== try-sierra ==
## gemm_mem
module gemm_mem(
  input wire clk,
  input wire rst,
  input wire out_rdy,
  input wire v0__read_req_rdy,
  input wire [31:0] v0__read_resp,
  input wire v0__read_resp_vld,
  input wire v0__write_completion_vld,
  input wire v0__write_req_rdy,
  input wire [31:0] v0_in,
  input wire v0_in_vld,
  input wire v1__read_req_rdy,
  input wire [31:0] v1__read_resp,
  input wire v1__read_resp_vld,
  input wire v1__write_completion_vld,
  input wire v1__write_req_rdy,
  input wire [31:0] v1_in,
  input wire v1_in_vld,
  input wire [31:0] C_rd_data,
  output wire [31:0] out,
  output wire out_vld,
  output wire [3:0] v0__read_req,
  output wire v0__read_req_vld,
  output wire v0__read_resp_rdy,
  output wire v0__write_completion_rdy,
  output wire [35:0] v0__write_req,
  output wire v0__write_req_vld,
  output wire v0_in_rdy,
  output wire [3:0] v1__read_req,
  output wire v1__read_req_vld,
  output wire v1__read_resp_rdy,
  output wire v1__write_completion_rdy,
  output wire [35:0] v1__write_req,
  output wire v1__write_req_vld,
  output wire v1_in_rdy,
  output wire [3:0] C_rd_addr,
  output wire C_rd_en,
  output wire [3:0] C_wr_addr,
  output wire [31:0] C_wr_data,
  output wire C_wr_en
);
Size in the first run: roughly 3400 cells after synthesis, about 250 flip-flops, roughly 340 I/O pins, ~29000 um^2 of cells after synthesis.
Settings: LEC_CHECK=0, CAP_MARGIN=20, CELL_PAD_IN_SITES_DETAIL_PLACEMENT=2, CORE_MARGIN=2, CORE_UTILIZATION=64, GPL_ROUTABILITY_DRIVEN=1, GPL_TIMING_DRIVEN=0, MAX_ROUTING_LAYER=met5, PLACE_DENSITY_LB_ADDON=0.3, SETUP_SLACK_MARGIN=1.57, SLEW_MARGIN=20, TNS_END_PERCENT=15; clock period 5.7 ns.
run.sh (not shown) runs the stock make flow with config.mk's settings and CLKGATE_MAP_FILE=.
try-sierra is listed as incomplete: the tool reported an error in detailed placement and the run ended there.
> inputs changed (try-sierra -> try-fjord)
# try-sierra
export LEC_CHECK = 0
export CAP_MARGIN = 20
export CELL_PAD_IN_SITES_DETAIL_PLACEMENT = 2
export CORE_MARGIN = 2
export CORE_UTILIZATION = 64
export GPL_ROUTABILITY_DRIVEN = 1
export GPL_TIMING_DRIVEN = 0
export MAX_ROUTING_LAYER = met5
export PLACE_DENSITY_LB_ADDON = 0.3
export SETUP_SLACK_MARGIN = 1.57
export SLEW_MARGIN = 20
export TNS_END_PERCENT = 15
create_clock -name core_clock -period 5.7 [get_ports {clk}]
# try-fjord
export LEC_CHECK = 0
export CAP_MARGIN = 20
export CORE_MARGIN = 2
export CORE_UTILIZATION = 40
export SLEW_MARGIN = 20
create_clock -name core_clock -period 13.4 [get_ports {clk}]
==> comparison <==
try-sierra and try-fjord: one clean run, try-fjord; the rest did not finish clean. [compare] base=try-sierra new=try-fjord: die width saw an increase, tally of buffers added on design ports saw little to no change. Sort try-sierra and try-fjord by final weighted congestion in routability-driven placement, descending, and try-sierra comes first. On area after synthesis, try-fjord tracks try-sierra almost exactly.
Input changes introduced in try-harbor (baseline for comparison: try-fjord):
# try-fjord
export LEC_CHECK = 0
export CAP_MARGIN = 20
export CORE_MARGIN = 2
export CORE_UTILIZATION = 40
export SLEW_MARGIN = 20
create_clock -name core_clock -period 13.4 [get_ports {clk}]
# try-harbor
export LEC_CHECK = 0
export ABC_AREA = 1
export CAP_MARGIN = 20
export CORE_MARGIN = 2
export CORE_UTILIZATION = 67
export SLEW_MARGIN = 20
create_clock -name core_clock -period 6.57 [get_ports {clk}]
==> results <==
Summary — reported sequential group power, try-harbor relative to try-fjord: higher, by about 110%.
try-harbor vs. try-fjord: met3 routing resource usage after global routing went up by 4.9 points.
Summary of try-harbor over try-fjord: chip area went down about 37%; share of the cycle needed by the critical path after routing went up 34 points; well tap count went down 358; clock skew went down 0.027 ns; combinational power went up 280%.
try-harbor vs try-fjord: synthesized cell count up
The following lists how try-indigo was set up differently from try-harbor:
# try-harbor
export LEC_CHECK = 0
export ABC_AREA = 1
export CAP_MARGIN = 20
export CORE_MARGIN = 2
export CORE_UTILIZATION = 67
export SLEW_MARGIN = 20
create_clock -name core_clock -period 6.57 [get_ports {clk}]
# try-indigo
export LEC_CHECK = 0
export ABC_AREA = 1
export CAP_MARGIN = 20
export CORE_MARGIN = 2
export CORE_UTILIZATION = 67
export CTS_CLUSTER_SIZE = 75
export SETUP_SLACK_MARGIN = 1.35
export SLEW_MARGIN = 20
create_clock -name core_clock -period 4.57 [get_ports {clk}]
==> comparison <==
Layout-stage area growth over the synthesis result: try-indigo vs try-harbor up 15 points
Summary of try-indigo over try-harbor: worst setup slack now sits lower; final weighted congestion of routability-driven global placement now sits at about the same level; worst clock skew on the final layout now sits higher; buffer and inverter count on the worst path now sits lower; worst slack after detailed placement now sits lower.
Relative to try-harbor, the first-pass GRT wire length of try-indigo is higher by 13%.
Compared with try-harbor, try-indigo shows a higher count of nets after finishing.
try-indigo had finished all stages when the layout checks came back failing, citing negative setup slack.
Summary of try-indigo over try-harbor: final design instance area without fill saw an increase; post-layout period usage of the worst path moved up.
Power figures rest on the tool's default switching activity, not on a simulated workload.
